Design buck_v1_0, start of the top module:
module buck_v1_0 #(
  parameter model_data_width = 25,
  parameter model_decimal_width = 16
)(
  input aclk, 
  input resetn, 
  input clock_enable,
  input pwm, 
  input signed [model_data_width-1:0] input_voltage,
  input signed [model_data_width-1:0] period_inductor,
  input signed [model_data_width-1:0] period_capacitor,
  input signed [model_data_width-1:0] inverse_resistor,
  output reg signed [model_data_width-1:0] inductor_current,
  output signed [model_data_width-1:0] capacitor_current,
  output signed [model_data_width-1:0] output_current,
  output reg signed [model_data_width-1:0] output_voltage  
);
  wire signed [model_data_width-1:0] voltage_diff;  
  wire signed [(model_data_width*2)-1:0] voltage_diff_intl_2width;  
  wire signed [model_data_width-1:0] voltage_diff_intl;  
  wire signed [(model_data_width*2)-1:0] capacitor_current_intc_2width;  
  wire signed [model_data_width-1:0] capacitor_current_intc;  
  wire signed [(model_data_width*2)-1:0] output_current_2width;  
  assign voltage_diff = pwm? input_voltage - output_voltage: -output_voltage;
  assign voltage_diff_intl_2width = voltage_diff * period_inductor;
  assign voltage_diff_intl = voltage_diff_intl_2width >>> model_decimal_width;
  always @(posedge aclk)
    if (!resetn)
      inductor_current <= 0;
    else 
      if (clock_enable)
  ...
Size in the first run: roughly 7200 cells after synthesis, about 50 flip-flops, about 200 I/O pins, about 64000 sq um of cells after synthesis.
Settings: LEC_CHECK=0, CAP_MARGIN=20, CORE_MARGIN=2, CORE_UTILIZATION=72, CTS_CLUSTER_DIAMETER=271, CTS_CLUSTER_SIZE=36, HOLD_SLACK_MARGIN=0.3, MAX_ROUTING_LAYER=met4, PLACE_DENSITY_LB_ADDON=0.04, SETUP_SLACK_MARGIN=4.12, SLEW_MARGIN=20; clock period 14.3 ns.
run.sh (not shown) runs the stock make flow with config.mk's settings and CLKGATE_MAP_FILE=.
The starting point finished but failed the layout checks on setup timing.
Edit:
--- a/flow/config.mk
+++ b/flow/config.mk
@@ -10,7 +10 @@
-export CORE_UTILIZATION = 72
-export CTS_CLUSTER_DIAMETER = 271
-export CTS_CLUSTER_SIZE = 36
-export HOLD_SLACK_MARGIN = 0.3
-export MAX_ROUTING_LAYER = met4
-export PLACE_DENSITY_LB_ADDON = 0.04
-export SETUP_SLACK_MARGIN = 4.12
+export CORE_UTILIZATION = 40
==> flow/constraint.sdc (replaced) <==
create_clock -name core_clock -period 28.0 [get_ports {aclk}]
set_input_delay 5.6000 -clock core_clock [delete_from_list [all_inputs] [get_ports {aclk}]]
set_output_delay 5.6000 -clock core_clock [all_outputs]
set_load 0.01 [all_outputs]
This time the run ran to the end with no violations. Non-clock buffer count shrinks by 633. Final cell count grows by 2.9%. Die size grows by 79%. Clock-buffer cell count does not change. Worst hold slack got worse by 0.19 ns. Wire length shrinks by 1.3%.
Edit:
--- a/flow/config.mk
+++ b/flow/config.mk
@@ -8,0 +9 @@
+export CORE_ASPECT_RATIO = 0.5
@@ -10 +11,3 @@
-export CORE_UTILIZATION = 40
+export CORE_UTILIZATION = 23
+export CTS_CLUSTER_SIZE = 11
+export PLACE_DENSITY = 0.78
Critical path depth climbs by 3.
Wire length drops by 4.5%.
First-iteration DRC count climbs by 36%.
Setup slack gets better by 0.43 ns.
Edit:
--- a/flow/config.mk
+++ b/flow/config.mk
@@ -7,0 +8 @@
+export ABC_AREA = 1
@@ -9,5 +10,6 @@
-export CORE_ASPECT_RATIO = 0.5
-export CORE_MARGIN = 2
-export CORE_UTILIZATION = 23
-export CTS_CLUSTER_SIZE = 11
-export PLACE_DENSITY = 0.78
+export CELL_PAD_IN_SITES_GLOBAL_PLACEMENT = 2
+export CORE_MARGIN = 10
+export CORE_UTILIZATION = 40
+export CTS_CLUSTER_DIAMETER = 391
+export GPL_TIMING_DRIVEN = 0
+export MAX_ROUTING_LAYER = met4
@@ -14,0 +17 @@
+export TNS_END_PERCENT = 80
Result: Via count grows by about 15%. Synthesized area grows by about 4%. Wire length grows by about 50%. Count of clock-buffer cells in the layout is unchanged.
Edit:
==> flow/config.mk (replaced) <==
export PLATFORM = sky130hd
export DESIGN_NAME = buck_v1_0
export DESIGN_NICKNAME = buck_v1_0
export VERILOG_FILES = /design/flow/design.v
export SDC_FILE = /design/flow/constraint.sdc
export NUM_CORES = 4
export LEC_CHECK = 0
export CAP_MARGIN = 20
export CORE_MARGIN = 2
export CORE_UTILIZATION = 72
export CTS_CLUSTER_DIAMETER = 155
export MAX_ROUTING_LAYER = met4
export SLEW_MARGIN = 20
==> flow/constraint.sdc (replaced) <==
create_clock -name core_clock -period 18.3 [get_ports {aclk}]
set_input_delay 3.6600 -clock core_clock [delete_from_list [all_inputs] [get_ports {aclk}]]
set_output_delay 3.6600 -clock core_clock [all_outputs]
set_load 0.01 [all_outputs]
- Now the flow finished but fails on setup timing
- non-clock buffer count went up by 330
- cell count went down by 19%
- global-route usage went up by 12 points
- synthesized area went down by 4.0%
- cell area went up by 3.1%
- via count went down by 7.8%

== job 101 ==
buck_v1_0 again, from the RTL that the note above started with.
==> flow/design.v (excerpt) <==
module buck_v1_0 #(
  parameter model_data_width = 25,
  parameter model_decimal_width = 16
)(
  input aclk, 
  input resetn, 
  input clock_enable,
  input pwm, 
  input signed [model_data_width-1:0] input_voltage,
  input signed [model_data_width-1:0] period_inductor,
  input signed [model_data_width-1:0] period_capacitor,
  input signed [model_data_width-1:0] inverse_resistor,
  output reg signed [model_data_width-1:0] inductor_current,
  output signed [model_data_width-1:0] capacitor_current,
  output signed [model_data_width-1:0] output_current,
  output reg signed [model_data_width-1:0] output_voltage  
);
Settings: LEC_CHECK=0, ABC_AREA=0, CAP_MARGIN=15, CORE_MARGIN=2, CORE_UTILIZATION=72, CTS_CLUSTER_DIAMETER=299, HOLD_SLACK_MARGIN=0.29, MAX_ROUTING_LAYER=met4, SETUP_SLACK_MARGIN=3.66, SLEW_MARGIN=20; clock period 14.1 ns.
Job 101 finished all stages; however, its layout fails the closing checks, the failures being setup timing.
[inputs] job 102 vs job 101
# job 101
export LEC_CHECK = 0
export ABC_AREA = 0
export CAP_MARGIN = 15
export CORE_MARGIN = 2
export CORE_UTILIZATION = 72
export CTS_CLUSTER_DIAMETER = 299
export HOLD_SLACK_MARGIN = 0.29
export MAX_ROUTING_LAYER = met4
export SETUP_SLACK_MARGIN = 3.66
export SLEW_MARGIN = 20
create_clock -name core_clock -period 14.1 [get_ports {aclk}]
# job 102
export LEC_CHECK = 0
export CAP_MARGIN = 20
export CORE_MARGIN = 2
export CORE_UTILIZATION = 40
export SLEW_MARGIN = 20
create_clock -name core_clock -period 25.4 [get_ports {aclk}]
[summary]
Job 102 ended with every stage complete and zero timing, DRC or antenna violations. Job 101: flow complete, layout not clean; failing: setup timing. [compare] base=job 101 new=job 102: final weighted congestion in routability-driven placement lower; design area went down by 11%; final period utilization fell 48 points; total stage count of the critical path has decreased. On job 102: final core utilization is 44 points lower than what job 101 gave.
Input changes introduced in job 103 (baseline for comparison: job 102):
# job 102
export LEC_CHECK = 0
export CAP_MARGIN = 20
export CORE_MARGIN = 2
export CORE_UTILIZATION = 40
export SLEW_MARGIN = 20
create_clock -name core_clock -period 25.4 [get_ports {aclk}]
# job 103
export LEC_CHECK = 0
export CAP_MARGIN = 20
export CORE_MARGIN = 2
export CORE_UTILIZATION = 65
export SLEW_MARGIN = 20
create_clock -name core_clock -period 25.4 [get_ports {aclk}]
Findings:
Going from job 102 to job 103, the hold slack was found to have gone up by 0.039 ns.
Job 102 → job 103: final area dropped about 1.8%, sum of routed wire length over all layers decreased by about 11% relative to the old numbers.
> inputs changed (job 103 -> job 104)
# job 103
export LEC_CHECK = 0
export CAP_MARGIN = 20
export CORE_MARGIN = 2
export CORE_UTILIZATION = 65
export SLEW_MARGIN = 20
create_clock -name core_clock -period 25.4 [get_ports {aclk}]
# job 104
export LEC_CHECK = 0
export CAP_MARGIN = 20
export CORE_MARGIN = 2
export CORE_UTILIZATION = 40
export CTS_CLUSTER_SIZE = 22
export GPL_ROUTABILITY_DRIVEN = 0
export MAX_ROUTING_LAYER = met4
export SLEW_MARGIN = 20
create_clock -name core_clock -period 16.9 [get_ports {aclk}]
--- outcome ---
- Status | job 103 and job 104 | clean except job 104
- [flow] job 104 | stages: complete | final checks: fail | reason: setup timing
- Final count of hold timing violations came out exactly the same in job 103 and job 104.
- Job 104 drops more vias than job 103.
- The higher number of placed instances, taps included of job 103 and job 104 is in job 104.
- Job 104 against job 103: via count of the first global-routing pass +about 8%; post-route cell area +about 11%; post-cts gate resize count +220.
- Changes observed in job 104 relative to job 103: initial antenna violation count up 1, core region area up 62%.
- Job 104 vs job 103: final instance count without filler cells up in job 104

Setup of pepper:
Starting RTL as in the previous note.
Design buck_v1_0, start of the top module:
module buck_v1_0 #(
  parameter model_data_width = 25,
  parameter model_decimal_width = 16
)(
  input aclk, 
  input resetn, 
  input clock_enable,
  input pwm, 
  input signed [model_data_width-1:0] input_voltage,
  input signed [model_data_width-1:0] period_inductor,
  input signed [model_data_width-1:0] period_capacitor,
  input signed [model_data_width-1:0] inverse_resistor,
  output reg signed [model_data_width-1:0] inductor_current,
  output signed [model_data_width-1:0] capacitor_current,
  output signed [model_data_width-1:0] output_current,
  output reg signed [model_data_width-1:0] output_voltage  
);
  wire signed [model_data_width-1:0] voltage_diff;  
  wire signed [(model_data_width*2)-1:0] voltage_diff_intl_2width;  
  wire signed [model_data_width-1:0] voltage_diff_intl;  
  wire signed [(model_data_width*2)-1:0] capacitor_current_intc_2width;  
  wire signed [model_data_width-1:0] capacitor_current_intc;  
  wire signed [(model_data_width*2)-1:0] output_current_2width;  
  assign voltage_diff = pwm? input_voltage - output_voltage: -output_voltage;
  assign voltage_diff_intl_2width = voltage_diff * period_inductor;
  assign voltage_diff_intl = voltage_diff_intl_2width >>> model_decimal_width;
  always @(posedge aclk)
    if (!resetn)
      inductor_current <= 0;
    else 
      if (clock_enable)
        inductor_current <= inductor_current + voltage_diff_intl;
  assign capacitor_current = inductor_current - output_current;
  assign capacitor_current_intc_2width = capacitor_current * period_capacitor;
  assign capacitor_current_intc = capacitor_current_intc_2width >>> model_decimal_width;
  always @(posedge aclk)
    if (!resetn)
      output_voltage <= 0;
    else 
      if (clock_enable)
        output_voltage <= output_voltage + capacitor_current_intc;
  assign output_current_2width = output_voltage * inverse_resistor;
  assign output_current = output_current_2width >>> model_decimal_width;
endmodule
export LEC_CHECK = 0
export CAP_MARGIN = 20
export CORE_MARGIN = 2
export CORE_UTILIZATION = 71
export CTS_CLUSTER_DIAMETER = 271
export CTS_CLUSTER_SIZE = 36
export MAX_ROUTING_LAYER = met4
export SETUP_SLACK_MARGIN = 4.12
export SLEW_MARGIN = 20
create_clock -name core_clock -period 14.3 [get_ports {aclk}]
Ran to the end and failed final checks on negative setup slack: pepper.
What sierra does differently from pepper at the input level:
Settings: PLACE_DENSITY_LB_ADDON: unset -> 0.11; ABC_AREA: unset -> 1; SETUP_SLACK_MARGIN: 4.12 -> -0.69.
[summary]
- Re inverter tally of the final layout excluding the clock network: sierra is about 34% up on pepper.
- Compared sierra against pepper; register fraction of the total cell area within noise.
- Pin slew with the least headroom to its limit is higher on pepper
- sierra -> stages 100% | layout checks FAIL | negative setup slack
- Run comparison: pepper start point of the critical path inverse_resistor[2]; sierra start point of the critical path inverse_resistor[6]
- | logic share of the area | sierra vs pepper | 2.0 points lower |
- sierra vs pepper, headroom to the max-slew limit went up by 7.9 points.
- The final clock period utilization by the worst path in sierra was lower than what pepper gave.
- Area growth from synthesis to layout is lower on sierra
#### Input delta (ember over sierra)
Settings: clearing PLACE_DENSITY_LB_ADDON, which used to be 0.11; clearing MAX_ROUTING_LAYER, which used to be met4; clearing SETUP_SLACK_MARGIN, which used to be -0.69; swapping 71 for 11 in CORE_UTILIZATION; clearing CTS_CLUSTER_DIAMETER, which used to be 271; clearing ABC_AREA, which used to be 1; clearing CTS_CLUSTER_SIZE, which used to be 36; swapping 14.3 for 42.3 in the clock period (ns, I/O delays scaled along).
--- outcome ---
Against sierra as the reference, ember delivers a lower area reported by Yosys stat.
ember: non-clock buffer count lower than sierra
Comparing sierra against ember, there is no change at all in number of synthesized register bits.
Proportion of cell area occupied by registers: ember vs sierra — no meaningful difference
ember | status: complete | timing, DRC, antenna: pass
Re total routed wire length on the met1 layer: ember is 20% up on sierra.
In the reports for ember and sierra, the larger number of different library cells in the post-synthesis netlist belongs to ember.
